==> wip/harbor: inputs <==
==> flow/design.v <==
`timescale 1ns / 1ps
module button_debounce (
    input clk,        
    input rst,        
    input button_in,  
    output reg button_out  
);
    parameter integer DEBOUNCE_TIME = 200; 
    reg [19:0] counter;
    reg button_state;
    always @(posedge clk or posedge rst) begin
        if (rst) begin
            counter <= 0;
            button_state <= 0;
            button_out <= 0;
        end else begin
            if (button_in != button_state) begin
                counter <= counter + 1;
                if (counter >= DEBOUNCE_TIME) begin
                    button_state <= button_in;
                    button_out <= button_in;
                    counter <= 0;
                end
            end else begin
                counter <= 0;
            end
        end
    end
endmodule
`timescale 1ns / 1ps
module operatorremainder(
    input [35:0] n,
    output reg is_multiple
);
	parameter DIVISOR = 20000;
	reg [35:0] temp;
	reg [35:0] quotient;
	reg [35:0] remainder;
	integer i;
	always @(*) begin
        temp = n;
        quotient = 0;
        remainder = 0;
        for (i = 35; i >= 0; i = i - 1) begin
            quotient = (quotient << 1) | (temp[i] ? 1'b1 : 1'b0);
            if (quotient >= DIVISOR) begin
                quotient = quotient - DIVISOR;
                remainder = (remainder << 1) | 1'b1;
            end else begin
                remainder = (remainder << 1);
            end
        end
        is_multiple = (quotient == 0);
    end
endmodule
`timescale 1ns / 1ps
module ClockTest(
	input clk,
	input rst,
	input btn,
	output reg [6:0] seg,  
	output reg [3:0] an,
	output reg buttons_pressed, 
	output reg buttons_released 
);
	wire is_divisible;  
   reg [7:0] counter;  
   reg [35:0] cnt;	 
   wire buttons_out;
	reg buttons_out_prev;
   wire [6:0] segments [15:0];  
	reg [3:0] ones;  
   reg [3:0] tens;  
	reg [3:0] s_ones;  
	reg [3:0] s_tens;  
   reg [6:0] refresh_counter;  
   reg refresh_flag;	 
   reg [7:0] clk_display;  
      assign segments[0] = 7'b1000000;   
      assign segments[1] = 7'b1111001;   
      assign segments[2] = 7'b0100100;   
      assign segments[3] = 7'b0110000;   
      assign segments[4] = 7'b0011001;   
      assign segments[5] = 7'b0010010;   
      assign segments[6] = 7'b0000010;   
      assign segments[7] = 7'b1111000;   
      assign segments[8] = 7'b0000000;   
      assign segments[9] = 7'b0010000;   
      assign segments[10] = 7'b0001000;  
      assign segments[11] = 7'b0000011;  
      assign segments[12] = 7'b1000110;  
      assign segments[13] = 7'b0100001;  
      assign segments[14] = 7'b0000110;  
      assign segments[15] = 7'b0001110;  
   button_debounce debounce (
		.clk(clk),
		.rst(rst),
		.button_in(btn),
		.button_out(buttons_out)
   );
   operatorremainder remainder (
        .n(cnt),
        .is_multiple(is_divisible)
    );
   always @ (posedge clk or posedge rst) begin
      if (rst) begin  
         cnt <= 0;
         counter <= 0;
			ones <= 0;
			tens <= 0;
			s_ones <= 0;
			s_tens <= 0;
			clk_display <= 0;
			buttons_out_prev <= 0;
			buttons_pressed <= 0;
			buttons_released <= 0;
      end else begin
			if(cnt == 1_200_000 -1) begin 
				cnt <= 0;
				ones <= 0;
				tens <= 0;
				s_ones <= 0;
				s_tens <= 0;
				clk_display <= 0;
			end else begin
			if (is_divisible) begin 
				if(clk_display == 60) begin
					s_ones <= 0;
					s_tens <= 0;
				end else begin
					clk_display <= clk_display+1;
					if(s_ones == 9) begin
						s_ones <= 0;
						s_tens <= s_tens + 1;
					end else begin
						s_ones <= s_ones + 1;
					end
				end
			end
			buttons_out_prev <= buttons_out;
			buttons_pressed <= (buttons_out & ~buttons_out_prev);	  
			buttons_released <= (~buttons_out & buttons_out_prev);  
			if (buttons_pressed) begin
				if (ones == 9) begin
					ones <= 0;
					if (tens == 9) begin
						tens <= 0;
					end else begin
						tens <= tens + 1;
					end
				end else begin
				ones <= ones + 1;
				end
			end
			cnt <= cnt + 1;
         end   
      end
   end
	always @(posedge clk or posedge rst) begin
		if (rst) begin
			refresh_counter <= 0;
			refresh_flag <= 0;
		end else begin
		refresh_counter <= refresh_counter + 1;
		if (refresh_counter == 250) begin   
			refresh_counter <= 0;
			refresh_flag <= ~refresh_flag;
		end
		end
	end
	always @(posedge clk or posedge rst) begin
		if (rst) begin
			seg <= 7'b1111111;
			an <= 4'b1111;
		end else
		case (refresh_counter[6:5])
			2'b00: begin
				seg <= segments[ones];
				an <= 4'b1110; 
			end
			2'b01: begin
				seg <= segments[tens];
				an <= 4'b1101; 
			end
				2'b10: begin
				seg <= segments[s_ones];
				an <= 4'b1011; 
			end
				2'b11: begin
				seg <= segments[s_tens];
				an <= 4'b0111; 
			end
		endcase
end
endmodule
==> flow/run.sh <==
#!/bin/bash
# the make line also repeats each setting of config.mk as NAME=value (left out here)
make -C /OpenROAD-flow-scripts/flow DESIGN_CONFIG=/design/flow/config.mk WORK_HOME=/design/flow/orfs CLKGATE_MAP_FILE= finish
==> flow/config.mk <==
export PLATFORM = sky130hd
export DESIGN_NAME = ClockTest
export DESIGN_NICKNAME = ClockTest
export VERILOG_FILES = /design/flow/design.v
export SDC_FILE = /design/flow/constraint.sdc
export NUM_CORES = 4
export LEC_CHECK = 0
export CAP_MARGIN = 10
export CORE_MARGIN = 2
export CORE_UTILIZATION = 40
export PLACE_DENSITY_LB_ADDON = 0.27
export SLEW_MARGIN = 20
export TNS_END_PERCENT = 90
==> flow/constraint.sdc <==
create_clock -name core_clock -period 50.0 [get_ports {clk}]
set_input_delay 10.0000 -clock core_clock [delete_from_list [all_inputs] [get_ports {clk}]]
set_output_delay 10.0000 -clock core_clock [all_outputs]
set_load 0.01 [all_outputs]
==> wip/maple: changes against wip/harbor <==
==> flow/config.mk (replaced) <==
export PLATFORM = sky130hd
export DESIGN_NAME = ClockTest
export DESIGN_NICKNAME = ClockTest
export VERILOG_FILES = /design/flow/design.v
export SDC_FILE = /design/flow/constraint.sdc
export NUM_CORES = 4
export LEC_CHECK = 0
export CAP_MARGIN = 20
export CORE_MARGIN = 2
export CORE_UTILIZATION = 8
export SLEW_MARGIN = 20
==> flow/constraint.sdc (replaced) <==
create_clock -name core_clock -period 65.0 [get_ports {clk}]
set_input_delay 13.0000 -clock core_clock [delete_from_list [all_inputs] [get_ports {clk}]]
set_output_delay 13.0000 -clock core_clock [all_outputs]
set_load 0.01 [all_outputs]
==> wip/xenon: changes against wip/harbor <==
==> flow/config.mk (replaced) <==
export PLATFORM = sky130hd
export DESIGN_NAME = ClockTest
export DESIGN_NICKNAME = ClockTest
export VERILOG_FILES = /design/flow/design.v
export SDC_FILE = /design/flow/constraint.sdc
export NUM_CORES = 4
export LEC_CHECK = 0
export ABC_AREA = 1
export CAP_MARGIN = 20
export CORE_MARGIN = 2
export CORE_UTILIZATION = 70
export CTS_CLUSTER_SIZE = 87
export HOLD_SLACK_MARGIN = -0.1
export MAX_ROUTING_LAYER = met4
export SLEW_MARGIN = 20
==> flow/constraint.sdc (replaced) <==
create_clock -name core_clock -period 45.2 [get_ports {clk}]
set_input_delay 9.0400 -clock core_clock [delete_from_list [all_inputs] [get_ports {clk}]]
set_output_delay 9.0400 -clock core_clock [all_outputs]
set_load 0.01 [all_outputs]
==> run summary <==
yosys + openroad results -> status timing/DRC/antenna clean, Post-Route M1 WL 49100 um, Layout Cells excl Fill 9107, commonest cells in the netlist 389 x nand2_1, 348 x nor2_1, 309 x xnor2_1, design area 36100 sq um, initial antenna violation count 1, Main area contributors xnor2_1 9.0%, dfrtp_1 7.6%, nand2_1 4.8%, nor2_1 4.3%, a21oi_1 3.8%, Seq pwr share 47.6%, yosys cell count 4269, number of DRC markers in iteration 0 3808, Combinational Gates 3829, Max FO, Critical Path 32, via count of the routed design 34400, Simple-Gate Area Share 32.5%, Final Hold Slack 0.476 ns, Core Region 375000 sq um, fa+ha+maj area frac 1.53%
the above is filed under wip/maple

==> run summary <==
yosys + openroad results -> Simple-Gate Area Share 32.5%, via count of the routed design 34400, initial antenna violation count 0, Seq pwr share 46.6%, commonest cells in the netlist 389 x nand2_1, 348 x nor2_1, 309 x xnor2_1, Layout Cells excl Fill 5076, Core Region 74400 sq um, Main area contributors xnor2_1 9.0%, dfrtp_1 7.6%, nand2_1 4.8%, nor2_1 4.3%, a21oi_1 3.8%, number of DRC markers in iteration 0 4271, status timing/DRC/antenna clean, Post-Route M1 WL 48400 um, Max FO, Critical Path 26
the above is filed under wip/harbor

==> run summary <==
yosys + openroad results -> commonest cells in the netlist 1562 x nand2_1, 610 x inv_1, 545 x nand3_1, Max FO, Critical Path 38, status timing/DRC/antenna clean, Seq pwr share 47.8%, Main area contributors nand2_1 17%, nand2_4 11%, nand2_2 8.0%, nand3_1 7.9%, inv_1 6.6%, design area 34800 sq um, Simple-Gate Area Share 71.8%, Post-Route M1 WL 41700 um, Final Hold Slack 0.458 ns, via count of the routed design 35100, number of DRC markers in iteration 0 3063, Combinational Gates 4655, Layout Cells excl Fill 6269
the above is filed under wip/xenon


==> inputs of sierra <==
Starts from the design.v that is shown in full above.
Settings: LEC_CHECK=0, ABC_AREA=1, CAP_MARGIN=20, CORE_ASPECT_RATIO=1.41, CORE_MARGIN=2, CORE_UTILIZATION=71, CTS_CLUSTER_DIAMETER=204, CTS_CLUSTER_SIZE=72, MAX_ROUTING_LAYER=met4, PLACE_DENSITY_LB_ADDON=0.01, SETUP_SLACK_MARGIN=3.52, SLEW_MARGIN=20; clock period 25.6 ns.
run.sh (not shown) runs the stock make flow with config.mk's settings and CLKGATE_MAP_FILE=.
==> indigo: changes against sierra <==
Settings changed: CORE_ASPECT_RATIO 1.41 to default, CORE_UTILIZATION 71 to 70, CTS_CLUSTER_DIAMETER 204 to default, CTS_CLUSTER_SIZE 72 to default, MAX_ROUTING_LAYER met4 to default, SETUP_SLACK_MARGIN 3.52 to default.
==> flow/constraint.sdc (replaced) <==
create_clock -name core_clock -period 25.9 [get_ports {clk}]
set_input_delay 5.1800 -clock core_clock [delete_from_list [all_inputs] [get_ports {clk}]]
set_output_delay 5.1800 -clock core_clock [all_outputs]
set_load 0.01 [all_outputs]
==> Changelog: implementation <==
### Physical design

- Area post-placement: 35100 um^2
- Floorplan die area: 50700 um^2
- First error message: [ERROR GRT-0232] Routing congestion too high. Check the congestion heatmap in the GUI.
- Post-CTS setup repair buffer count: 156
- Count of cells resized by post-cts repair: 186
- Met3 usage in global routing: 56.3%
- Overall overflow remaining after global route: 18
- Failing step: global routing
- Sum of net half-perimeters after detailed placement: between 80 and 90 mm
- Cell row count: 96
- Placeable core region: 48500 um^2
- Core utilization at floorplan: 71.6%
- Die width: 190 um
- Met2 GRT Util: between 90% and 100%
- Run status: stopped before the end
- Pre-CTS setup slack: -1.00 ns
- Die height: 267 um
That was sierra.
==> Changelog: implementation <==
### Metrics

- Count of cells resized by post-cts repair: 6
- Overall overflow remaining after global route: 0
- Die width: around 230 um
- Die height: 227 um
- Placeable core region: a little under 50000 um^2
- Met2 GRT Util: 60.8%
- Floorplan die area: 51400 um^2
- Post-CTS setup repair buffer count: 4
- Run status: finished clean
- Cell row count: ~81
That was indigo.
No activity file was given, so power comes from the tool's default toggle rates.
